==> inputs of build 83 <==
==> flow/design.v <==
module datapath(input clk, reset, weCU, buffIRCU, buffAHCU,
                input buffALCU, buffRCU, srcbmuxCU, adrmuxCU,
			       input [1:0] acmuxCU, pcmuxCU,
			       input [2:0] aluopCU,
			       input [7:0] memdata,
			       output [15:0] address,
			       output [7:0] writedata, instrCU,
			       output zeroCU);
wire [7:0]  adrHout, buffIRout, buffAHout, buffALout, srcbmuxout;
wire [7:0]  acout, acmuxout, rout, buffRout, aluout;
wire [15:0] pcout, pcaddout, mdaout, pcmuxout, adrmuxout;
flopr #(8) IR(clk, reset, buffIRout, instrCU);
flopr #(8) adrH(clk, reset, buffAHout, adrHout);
buff buffIR(clk, reset, memdata, buffIRCU, buffIRout);
buff buffadrH(clk, reset, memdata, buffAHCU, buffAHout);
buff buffadrL(clk, reset, memdata, buffALCU, buffALout);
mux3 #(8) acmux(aluout, memdata, rout, acmuxCU, acmuxout);
flopr #(8) AC(clk, reset, acmuxout, acout);
flopr #(8) R(clk, reset, buffRout, rout);
buff buffR(clk, reset, acout, buffRCU, buffRout);
mux2 #(8) srcbmux(rout, 8'b00000001, srcbmuxCU, srcbmuxout);
alu alu(acout, srcbmuxout, aluopCU, aluout, zeroCU);
flopr #(16) PC(clk, reset, pcmuxout, pcout);
mux3 #(16) pcmux(pcout, pcaddout, {adrHout, buffALout}, pcmuxCU, pcmuxout);
adder pcadder(pcout, 16'b000000000000001, pcaddout);
flopr #(16) MDA(clk, reset, {adrHout, buffALout}, mdaout);
mux2 #(16) addressmux(pcout, mdaout, adrmuxCU, adrmuxout);
assign address = adrmuxout;
assign writedata = aluout;
endmodule
module mux2 # (parameter WIDTH = 8)
(input  [WIDTH-1:0] a0, a1,
 input s,
 output [WIDTH-1:0] y);
  assign y = s ? a1 : a0;
endmodule
module mux3 # (parameter WIDTH = 8)
(input  [WIDTH-1:0] a0, a1, a2,
 input  [1:0] s,
 output [WIDTH-1:0] y);
  assign y = s[1] ? a2 : (s[0] ? a1 : a0); 
endmodule
module flopr # (parameter WIDTH = 8)
(input clk, reset,
 input [WIDTH-1:0] d,
 output reg [WIDTH-1:0] q);
 always @ (posedge clk, posedge reset)
   if (reset) q <= 0;
   else q <= d;
endmodule
module buff(input clk, reset, input[7:0] a, input s, output [7:0] y);
  reg [7:0] q;
  assign y = (s == 1) ? a : q;
  always @ (posedge clk, posedge reset)
    if (reset) q <= 0;
    else q <= y;
endmodule
module adder(input [15:0] a, b, output [15:0] y);
assign y = a + b;
endmodule
module alu (a, b, sel, out, zero);
    input [7:0] a,b;
    input [2:0] sel; 
    output reg [7:0] out;
    output reg zero;
    always @ (*) 
    begin 
        case(sel) 
		      3'b000:   
	begin
		out = a; 
		if (out == 0) zero = 1;  
		else zero = 0; 
          end
            3'b001:   
	begin
		out = a+b;  
		if (out == 0)
		 zero = 1;  
		else
		zero = 0;
          end     
            3'b010:   
	begin
		out = a-b;  
		if (out == 0) zero = 1;  
		else zero = 0;
          end 
            3'b011:   
	begin
		out = 0; 
		zero = 1;
          end
			   3'b100:   
	begin
		out = a & b; 
		if (out == 0)
		 zero = 1;  
		else
		zero = 0;
          end
		     3'b101:   
	begin
		out = a | b; 
		if (out == 0) zero = 1;  
		else zero = 0; 
          end
			  3'b110:   
	begin
		out = a ^ b; 
		if (out == 0) zero = 1;  
		else zero = 0; 
          end		 
			  3'b111:   
	begin
		out = ~a; 
		if (out == 0) zero = 1;  
		else zero = 0; 
          end
        endcase
    end
endmodule
module controller(input clk, reset, zflag, 
                  input [7:0] opcode, 
						output buffIR, buffAH, buffAL, buffR, srcbmux, adrmux, we,
			         output [1:0] pcmux, acmux, 
						output [2:0] aluop);
  maindec md(clk, reset, zflag, opcode, buffAL, buffR, buffIR, buffAH, srcbmux, adrmux, we, pcmux, acmux, aluop);
endmodule
module maindec(input clk, reset, zflag, 
               input [7:0] opcode, 
					output buffAL, buffR, buffIR, buffAH, srcbmux, adrmux, we,
			      output [1:0] pcmux, acmux,
					output [2:0] aluop);
  reg [13:0] controls;
  reg [3:0] state, nextstate;
  assign {buffAL, buffAH, buffIR, acmux, buffR, srcbmux, aluop, pcmux, adrmux, we} = controls;
  parameter fetch = 4'b0000;
  parameter decode = 4'b0001;
  parameter getah = 4'b0010;
  parameter getal = 4'b0011;
  parameter loaddata = 4'b0100;
  parameter storedata = 4'b0101;
  parameter jumpinstr = 4'b0110;
  parameter alu = 4'b0111;
  parameter r_to_ac = 4'b1000;
  parameter ac_to_r = 4'b1001;
  parameter ahfetch = 4'b1010;
  parameter pcinc = 4'b1011;
  parameter NOP = 8'h00;
  parameter LDAC = 8'h01;
  parameter STAC = 8'h02;
  parameter MVAC = 8'h03;
  parameter MOVR = 8'h04;
  parameter JUMP = 8'h05;
  parameter JMPZ = 8'h06;
  parameter JPNZ = 8'h07;
  parameter ADD = 8'h08;
  parameter SUB = 8'h09;
  parameter INAC = 8'h0A;
  parameter CLAC = 8'h0B;
  parameter AND = 8'h0C;
  parameter OR = 8'h0D;
  parameter XOR = 8'h0E;
  parameter NOT = 8'h0F;
  always @(posedge clk, posedge reset)
    if (reset)  state <= fetch;
	 else        state <= nextstate;
  always @(*)
  begin  
    case(state)
	   fetch: nextstate <= decode;
		decode: case(opcode)
		          NOP: nextstate <= pcinc;
					 LDAC: nextstate <= ahfetch;
					 STAC: nextstate <= ahfetch;
					 MVAC: nextstate <= ac_to_r;
					 MOVR: nextstate <= r_to_ac;
					 JUMP: nextstate <= ahfetch;
					 JMPZ: nextstate <= ahfetch;
					 JPNZ: nextstate <= ahfetch;
					 default: nextstate <= alu;
				 endcase
		 getah: nextstate <= getal;
		 getal: if (opcode == STAC)      nextstate <= storedata;
		        else if (opcode == LDAC) nextstate <= loaddata;
				  else if ((opcode == JMPZ) & ~zflag) nextstate <= pcinc;
				  else if ((opcode == JPNZ) & zflag)  nextstate <= pcinc;
				  else                     nextstate <= jumpinstr;
		 jumpinstr: nextstate <= fetch;
		 storedata: nextstate <= fetch;
		 loaddata: nextstate <= fetch;
		 ac_to_r: nextstate <= fetch;
		 r_to_ac: nextstate <= fetch;
		 alu: nextstate <= fetch;
		 ahfetch: nextstate <= getah;
		 pcinc: nextstate <= fetch;
		 default: nextstate <= fetch;
	 endcase
  end
  always @(*)
  begin
    case(state)
	   fetch: controls <= 14'b00100000000000;
		decode: controls <= 14'b00000000000000;
		getah: controls <= 14'b01000000000100;
		getal: controls <= 14'b10000000000000;
		storedata: controls <= 14'b00000000000111;
		loaddata: controls <=  14'b00001000000110;
		ac_to_r: controls <= 14'b00000100000100;
		r_to_ac: controls <= 14'b00010000000100;
		jumpinstr: controls <= 14'b00000000001010;
		ahfetch: controls <= 14'b00000000000100;
		pcinc: controls <= 14'b00000000000100;
		alu:
		begin
		  case(opcode)
		    ADD: controls <= 14'b00000000010100;
			 SUB: controls <= 14'b00000000100100;
			 INAC: controls <= 14'b00000010010100;
			 CLAC: controls <= 14'b00000000110100;
			 AND: controls <= 14'b00000001000100;
			 OR: controls <= 14'b00000001010100;
			 XOR: controls <= 14'b00000001100100;
			 NOT: controls <= 14'b00000001110100;
			 default: controls <= 14'b00000000000000;
		  endcase
		end
		default: controls <= 14'b00000000000000;
    endcase
  end
endmodule
module smm(input clk, reset,
           input [7:0] readdata,
           output we, 
			  output [15:0] address,
			  output [7:0] writedata);
wire buffR, buffIR, buffAH, mdamux, buffAL, adrmux, srcbmux;
wire [1:0] pcmux, acmux;
wire [2:0] aluop;
wire [15:0] addr;
wire [7:0] wdata, instr;
wire zero;
datapath dp(clk, reset, we, buffIR, buffAH, buffAL, buffR, srcbmux, adrmux, acmux, pcmux, aluop, readdata, addr, wdata, instr, zero);
controller cu(clk, reset, zero, instr, buffIR, buffAH, buffAL, buffR, srcbmux, adrmux, we, pcmux, acmux, aluop);
assign writedata = wdata;
assign address = addr;
endmodule
==> flow/run.sh <==
#!/bin/bash
# the make line also repeats each setting of config.mk as NAME=value (left out here)
make -C /OpenROAD-flow-scripts/flow DESIGN_CONFIG=/design/flow/config.mk WORK_HOME=/design/flow/orfs CLKGATE_MAP_FILE= finish
==> flow/config.mk <==
export PLATFORM = sky130hd
export DESIGN_NAME = smm
export DESIGN_NICKNAME = smm
export VERILOG_FILES = /design/flow/design.v
export SDC_FILE = /design/flow/constraint.sdc
export NUM_CORES = 4
export LEC_CHECK = 0
export ABC_AREA = 1
export CAP_MARGIN = 0
export CELL_PAD_IN_SITES_GLOBAL_PLACEMENT = 0
export CORE_ASPECT_RATIO = 0.91
export CORE_MARGIN = 2
export CORE_UTILIZATION = 70
export CTS_CLUSTER_DIAMETER = 261
export CTS_CLUSTER_SIZE = 15
export GPL_TIMING_DRIVEN = 1
export HOLD_SLACK_MARGIN = 0.21
export PLACE_DENSITY_LB_ADDON = 0.11
export SETUP_SLACK_MARGIN = 0.72
export SLEW_MARGIN = 10
==> flow/constraint.sdc <==
create_clock -name core_clock -period 3.85 [get_ports {clk}]
set_input_delay 0.7700 -clock core_clock [delete_from_list [all_inputs] [get_ports {clk}]]
set_output_delay 0.7700 -clock core_clock [all_outputs]
set_load 0.01 [all_outputs]
==> build 90: changes against build 83 <==
==> flow/config.mk (replaced) <==
export PLATFORM = sky130hd
export DESIGN_NAME = smm
export DESIGN_NICKNAME = smm
export VERILOG_FILES = /design/flow/design.v
export SDC_FILE = /design/flow/constraint.sdc
export NUM_CORES = 4
export LEC_CHECK = 0
export ABC_AREA = 1
export CAP_MARGIN = 0
export CELL_PAD_IN_SITES_GLOBAL_PLACEMENT = 0
export CORE_ASPECT_RATIO = 0.69
export CORE_MARGIN = 9
export CORE_UTILIZATION = 26
export CTS_CLUSTER_DIAMETER = 393
export GPL_ROUTABILITY_DRIVEN = 0
export GPL_TIMING_DRIVEN = 1
export HOLD_SLACK_MARGIN = 0.21
export MAX_ROUTING_LAYER = met4
export PLACE_DENSITY_LB_ADDON = 0.11
export SETUP_SLACK_MARGIN = 0.45
export SLEW_MARGIN = 30
==> flow/constraint.sdc (replaced) <==
create_clock -name core_clock -period 3.68 [get_ports {clk}]
set_input_delay 0.7360 -clock core_clock [delete_from_list [all_inputs] [get_ports {clk}]]
set_output_delay 0.7360 -clock core_clock [all_outputs]
set_load 0.01 [all_outputs]
==> run summary <==
fresh numbers from the pnr run: status=no timing/DRC/antenna violations, final global-route overflow total=0, Rows=41, FP Util=0.2696, core area=18,570 um^2, die area=24,660 um^2
[end of results for build 90]
==> run summary <==
yosys + openroad results -> status=did not finish, Fail Step=global routing (5_1_grt), Log Error=[ERROR GRT-0232] Routing congestion too high. Check the congestion heatmap in the GUI., final global-route overflow total=3, Rows=29, core area=6967 um^2, FP Util=0.7186, die area=roughly 7800 um^2
[end of results for build 83]
